==> harbor <==
// k580vm80a
module k580vm80a
(
   input         pin_clk,        
   input         pin_f1,         
   input         pin_f2,         
   input         pin_reset,      
   output [15:0] pin_a,          
   output  [7:0] pin_dout,       
   input   [7:0] pin_din,        
   output        pin_aena,       
   output        pin_dena,       
   input         pin_hold,      
   output        pin_hlda,      
   input         pin_ready,     
   output        pin_wait,      
   input         pin_int,       
   output        pin_inte,      
   output        pin_sync,      
   output        pin_dbin,      
   output        pin_wr_n
);
wire  [7:0]    d;
reg   [7:0]    db, di;
reg   [15:0]   a;
wire           clk, f1, f2;
reg            abufena, db_ena, db_stb, dbin_pin, dbinf2;
reg            reset;
wire           ready;
wire           dbin_ext;
reg            t851, t404, t382, t383, t712, t735, t773;
reg            hold, hlda_pin;
wire           hlda, h889;
reg            wr_n, t1124, t1011, sync;
  ...
==> flow/config.mk <==
export PLATFORM = sky130hd
export DESIGN_NAME = k580vm80a
export DESIGN_NICKNAME = k580vm80a
export VERILOG_FILES = /design/flow/design.v
export SDC_FILE = /design/flow/constraint.sdc
export NUM_CORES = 4
export LEC_CHECK = 0
export ABC_AREA = 1
export CAP_MARGIN = 20
export CORE_ASPECT_RATIO = 0.92
export CORE_MARGIN = 2
export CORE_UTILIZATION = 68
export CTS_CLUSTER_SIZE = 29
export SETUP_SLACK_MARGIN = -0.27
export SLEW_MARGIN = 20
==> flow/constraint.sdc <==
create_clock -name core_clock -period 3.6 [get_ports {pin_clk}]
set_input_delay 0.7200 -clock core_clock [delete_from_list [all_inputs] [get_ports {pin_clk}]]
set_output_delay 0.7200 -clock core_clock [all_outputs]
set_load 0.01 [all_outputs]
run.sh (not shown) runs the stock make flow with config.mk's settings and CLKGATE_MAP_FILE=.
==> inputs of cedar, as changes to harbor <==
==> flow/config.mk (replaced) <==
export PLATFORM = sky130hd
export DESIGN_NAME = k580vm80a
export DESIGN_NICKNAME = k580vm80a
export VERILOG_FILES = /design/flow/design.v
export SDC_FILE = /design/flow/constraint.sdc
export NUM_CORES = 4
export LEC_CHECK = 0
export CAP_MARGIN = 20
export CORE_MARGIN = 2
export CORE_UTILIZATION = 71
export CTS_CLUSTER_DIAMETER = 212
export SLEW_MARGIN = 20
==> flow/constraint.sdc (replaced) <==
create_clock -name core_clock -period 5.41 [get_ports {pin_clk}]
set_input_delay 1.0820 -clock core_clock [delete_from_list [all_inputs] [get_ports {pin_clk}]]
set_output_delay 1.0820 -clock core_clock [all_outputs]
set_load 0.01 [all_outputs]
==> inputs of tundra, as changes to harbor <==
==> flow/config.mk (replaced) <==
export PLATFORM = sky130hd
export DESIGN_NAME = k580vm80a
export DESIGN_NICKNAME = k580vm80a
export VERILOG_FILES = /design/flow/design.v
export SDC_FILE = /design/flow/constraint.sdc
export NUM_CORES = 4
export LEC_CHECK = 0
export ABC_AREA = 1
export CAP_MARGIN = 20
export CELL_PAD_IN_SITES_GLOBAL_PLACEMENT = 2
export CORE_MARGIN = 3
export CORE_UTILIZATION = 72
export MAX_ROUTING_LAYER = met5
export SETUP_SLACK_MARGIN = 1.02
export SLEW_MARGIN = 20
==> flow/constraint.sdc (replaced) <==
create_clock -name core_clock -period 3.88 [get_ports {pin_clk}]
set_input_delay 0.7760 -clock core_clock [delete_from_list [all_inputs] [get_ports {pin_clk}]]
set_output_delay 0.7760 -clock core_clock [all_outputs]
set_load 0.01 [all_outputs]
==> inputs of yarrow, as changes to harbor <==
==> flow/config.mk (replaced) <==
export PLATFORM = sky130hd
export DESIGN_NAME = k580vm80a
export DESIGN_NICKNAME = k580vm80a
export VERILOG_FILES = /design/flow/design.v
export SDC_FILE = /design/flow/constraint.sdc
export NUM_CORES = 4
export LEC_CHECK = 0
export CAP_MARGIN = 20
export CORE_MARGIN = 2
export CORE_UTILIZATION = 40
export CTS_CLUSTER_SIZE = 56
export SLEW_MARGIN = 20
export TNS_END_PERCENT = 60
==> flow/constraint.sdc (replaced) <==
create_clock -name core_clock -period 3.88 [get_ports {pin_clk}]
set_input_delay 0.7760 -clock core_clock [delete_from_list [all_inputs] [get_ports {pin_clk}]]
set_output_delay 0.7760 -clock core_clock [all_outputs]
set_load 0.01 [all_outputs]
==> comparison <==
cedar went through all stages and came out clean. yarrow completed and failed the layout checks on setup timing. tundra never finished: it broke off in global placement without I/O. harbor completed, yet does not pass: setup timing.
Core utilization: harbor > cedar > yarrow.
Via count: harbor > cedar > yarrow.
Against harbor, the first-iteration DRC count of cedar is lower by about 13%.
Of cedar and harbor, harbor has the higher total power (gap 34%, measured against harbor).
Global-route usage: yarrow < harbor < cedar.
Worst setup slack: harbor < yarrow < cedar.

==> violet <==
Starting RTL as in the previous note.
clock: 3.9 ns
lec_check: 0
abc_area: 1
cap_margin: 20
core_margin: 2
core_utilization: 72
cts_cluster_diameter: 360
cts_cluster_size: 14
place_density_lb_addon: 0.08
slew_margin: 20
==> zinc: changes against violet <==
Settings changed: CELL_PAD_IN_SITES_DETAIL_PLACEMENT from default to 0, CELL_PAD_IN_SITES_GLOBAL_PLACEMENT from default to 0, CORE_UTILIZATION 72 to 66, CTS_CLUSTER_DIAMETER 360 to default, CTS_CLUSTER_SIZE 14 to 74, GPL_ROUTABILITY_DRIVEN from default to 1, GPL_TIMING_DRIVEN from default to 1, MAX_ROUTING_LAYER from default to met5, PLACE_DENSITY_LB_ADDON 0.08 to default, SLEW_MARGIN 20 to 30.
==> flow/constraint.sdc (replaced) <==
create_clock -name core_clock -period 3.6 [get_ports {pin_clk}]
set_input_delay 0.7200 -clock core_clock [delete_from_list [all_inputs] [get_ports {pin_clk}]]
set_output_delay 0.7200 -clock core_clock [all_outputs]
set_load 0.01 [all_outputs]
==> comparison table <==
	violet	zinc
Clock Tree Root	clkbuf_16	clkbuf_16
# H-tree levels	1	1
Routability cong.	1.05	1.08
Worst slack after detailed placement	-0.474 ns	-0.611 ns
Longest Clk Path Bufs	3	3
Async set or reset register ratio after synthesis	0.00791	0.00791
Number of input and output port buffers inserted	46	46
Height of the chip	139 um	145 um
CTS resizes	59	75
Half-perimeter wire length after detailed placement	32300 um	32200 um
Share of Yosys cell area claimed by the top area cell type	0.559	0.559
Cell area reported after detailed placement	14700 um2	15400 um2
Run status	aborted with a tool error	complete, but fails checks
Failing step	5_1_grt	-
Reasons for failing layout checks	-	negative setup slack
Width of the chip	139 um	145 um
Core Box Area	18000 um2	19500 um2
Number of distinct library cells after synthesis	68	68
Yosys stat cell total	1364	1364
Std-Cell Rows	49	51
Placed insts	1732	1844
Initial Util	0.732	0.674
Area fraction in mux cells	0	0
Post-synth seq share	0.572	0.572
Number of buffers inserted during clock tree synthesis	22	26
Overall die area	19400 um2	21100 um2
Setup bufs post-CTS	59	22
Power is estimated from default activity; no workload was simulated.
